==> run a <==
Design topmodule, start of the top module:
module topmodule( input clk,
input rst,
output [3:0] anode,
output [7:0] cathode,
input B1, B2, B3, B4,
input [4:0] operation);
clock: 23.5 ns
lec_check: 0
cap_margin: 20
cell_pad_in_sites_detail_placement: 0
cell_pad_in_sites_global_placement: 0
core_aspect_ratio: 0.67
core_margin: 2
core_utilization: 51
max_routing_layer: met5
min_routing_layer: met1
place_density: 0.42
setup_slack_margin: 5.0
slew_margin: 30
run.sh (not shown) runs the stock make flow with config.mk's settings and CLKGATE_MAP_FILE=.
==> inputs of run b, as changes to run a <==
==> flow/config.mk (replaced) <==
export PLATFORM = sky130hd
export DESIGN_NAME = topmodule
export DESIGN_NICKNAME = topmodule
export VERILOG_FILES = /design/flow/design.v
export SDC_FILE = /design/flow/constraint.sdc
export NUM_CORES = 4
export LEC_CHECK = 0
export ABC_AREA = 1
export CAP_MARGIN = 20
export CORE_ASPECT_RATIO = 0.5
export CORE_MARGIN = 2
export CORE_UTILIZATION = 70
export SLEW_MARGIN = 20
==> flow/constraint.sdc (replaced) <==
create_clock -name core_clock -period 19.5 [get_ports {clk}]
set_input_delay 3.9000 -clock core_clock [delete_from_list [all_inputs] [get_ports {clk}]]
set_output_delay 3.9000 -clock core_clock [all_outputs]
set_load 0.01 [all_outputs]
==> inputs of run c, as changes to run a <==
==> flow/config.mk (replaced) <==
export PLATFORM = sky130hd
export DESIGN_NAME = topmodule
export DESIGN_NICKNAME = topmodule
export VERILOG_FILES = /design/flow/design.v
export SDC_FILE = /design/flow/constraint.sdc
export NUM_CORES = 4
export LEC_CHECK = 0
export CAP_MARGIN = 20
export CORE_MARGIN = 2
export CORE_UTILIZATION = 40
export SLEW_MARGIN = 20
==> flow/constraint.sdc (replaced) <==
create_clock -name core_clock -period 30.0 [get_ports {clk}]
set_input_delay 6.0000 -clock core_clock [delete_from_list [all_inputs] [get_ports {clk}]]
set_output_delay 6.0000 -clock core_clock [all_outputs]
set_load 0.01 [all_outputs]
==> summary of the runs <==
Run c went through all stages and came out clean. Run a ran to the end with violations: negative setup slack. Run b did not get past global routing (5_1_grt). Of run c and run a, run a has the higher power (gap about 25%, measured against run a). Of run c and run a, run c has the higher setup slack (gap 3900 ps). Of run c and run a, run a has the higher sequential power (gap 22%, measured against run a). Flip-flop count is the same in run a and run c. Against run c, the design area of run a is higher by about 11%. In run a the sequential share of layout area is lower than in run c, by 1.8 points. Against run c, the first-iteration DRC count of run a is larger by 52%. Against run a, the die size of run c is larger by about 27%. Utilization: run a is higher than run c (19 points). Fmax: run a is higher than run c (10%). In run a the count of clock-buffer cells in the layout is lower than in run c, by 3.
==> figures <==
|  | run a | run b | run c |
|---|---|---|---|
| Dominant cell type by count on the critical path | sky130_fd_sc_hd__o21a_1 | - | sky130_fd_sc_hd__o21a_1 |
| Sequential cells | 140 | - | 140 |
| Summed negative setup slack over all endpoints | -1920 ps | - | 0 ps |
| Top cell type's share of synthesized area | 13.01% | 13.16% | 13.01% |
| Dpl cells | 3138 | 3581 | 3136 |
| Instance count along the most critical hold path | 0 | - | 0 |
| Uppermost metal layer occupied by signal nets | met4 | - | met4 |
| Sum of internal, switching and leakage power | 548.3 µW | - | 411.5 µW |
| Status | finished with violations | aborted with a tool error | finished clean |
| Failing step | - | global routing (5_1_grt) | - |
| Violated checks | negative setup slack | - | - |
| Clock-pin transition on the worst setup and hold timing paths | 70 ps | - | 60 ps |
| Compound-Gate Fraction of Synth Area | 24.81% | 13.66% | 24.81% |
| Flop share of the area | 15.92% | - | 17.73% |
| Maximum fanout along the worst path | 6 | - | 13 |
| Met3 Wirelength | 4.825 mm | - | 2.207 mm |
| OpenROAD warning count | 68 | - | 63 |
| Synth Area per Inst | 8.058 µm² | 6.719 µm² | 8.058 µm² |
| Yosys-reported design area after synthesis | 20390 µm² | 20160 µm² | 20390 µm² |
| Final-report hold violation count | 0 | - | 0 |
| Buf+Inv Stages, Crit Path | 28 | - | 11 |
| Via count | 20.20k | - | 19.00k |
| Die outline height | 167.7 µm | 124.0 µm | 229.8 µm |
| Clk_skew | 13.64 ps | - | 13.62 ps |
| Simple-gate portion of the synthesized area | 21.27% | 31.42% | 21.27% |

---

==> job 6646 <==
Starting RTL as in the previous note.
Settings: LEC_CHECK=0, ABC_AREA=1, CAP_MARGIN=5, CELL_PAD_IN_SITES_GLOBAL_PLACEMENT=2, CORE_MARGIN=2, CORE_UTILIZATION=40, CTS_CLUSTER_DIAMETER=370, CTS_CLUSTER_SIZE=92, PLACE_DENSITY_LB_ADDON=0.2, SETUP_SLACK_MARGIN=1.34, SLEW_MARGIN=20, TNS_END_PERCENT=25; clock period 32.0 ns.
==> job 6358: changes against job 6646 <==
Settings changed: ABC_AREA 1 to unset, CAP_MARGIN 5 to 20, CELL_PAD_IN_SITES_DETAIL_PLACEMENT set to 1, CELL_PAD_IN_SITES_GLOBAL_PLACEMENT 2 to unset, CORE_MARGIN 2 to 4, CTS_CLUSTER_DIAMETER 370 to unset, CTS_CLUSTER_SIZE 92 to unset, MAX_ROUTING_LAYER set to met4, MIN_ROUTING_LAYER set to met1, PLACE_DENSITY_LB_ADDON 0.2 to 0.09, SETUP_SLACK_MARGIN 1.34 to -0.05, TNS_END_PERCENT 25 to 30.
==> job 990: changes against job 6646 <==
Settings changed: CAP_MARGIN 5 to 20, CTS_CLUSTER_DIAMETER 370 to unset, CTS_CLUSTER_SIZE 92 to 13, PLACE_DENSITY_LB_ADDON 0.2 to unset, SETUP_SLACK_MARGIN 1.34 to unset, TNS_END_PERCENT 25 to 75.
==> notes <==
Between job 990 and job 6358, the lower wire length is in job 990 (gap about 17%, measured against job 6358). Clock skew is about the same in job 6358 and job 6646. Synthesized cell count is the same in job 6646 and job 990. Total power, lowest first: job 6646, job 990, job 6358. Of job 990 and job 6358, job 990 has the higher worst setup slack (gap 1.9 ns). Cell area: job 6646 < job 990 < job 6358.
==> figures <==
quantity                                                                                   job 6646                                   job 990                 job 6358
Global Route Usage Sum                                                                        19.6%                                     20.1%                    23.2%
Growth of design area from synthesis to finish                                                7.37%                                     7.41%                    7.10%
Met3 layer usage reported by global route                                                     1.95%                                     1.86%                    2.45%
Worst hold margin                                                                          0.464 ns                                  0.455 ns                 0.475 ns
Netlist Area Pre-Place                                                                  0.0202 mm^2                               0.0202 mm^2              0.0204 mm^2
Hold worst-path end                                        refreshclockGenerator.count[0]$_DFF_PP0_  refreshclockGenerator.count[0]$_DFF_PP0_  case4.in[0]$_DFFE_PP0P_
Portion of the layout cell area used by non-clock buffers                                     1.80%                                     1.70%                    2.13%
Drt pass-1 iters                                                                                  5                                         6                        5
Post-Syn Area per Cell                                                                    6.72 um^2                                 6.72 um^2                8.06 um^2
Vertical extent of the die                                                                   228 um                                    228 um                   234 um
Cell depth of the worst flop-to-flop path                                                       166                                       164                      138
Post-Layout Inst Area                                                                   0.0216 mm^2                               0.0217 mm^2              0.0218 mm^2
Status                                                                      complete, no violations                   complete, no violations  complete, no violations
Power and IR drop assume default switching activity.
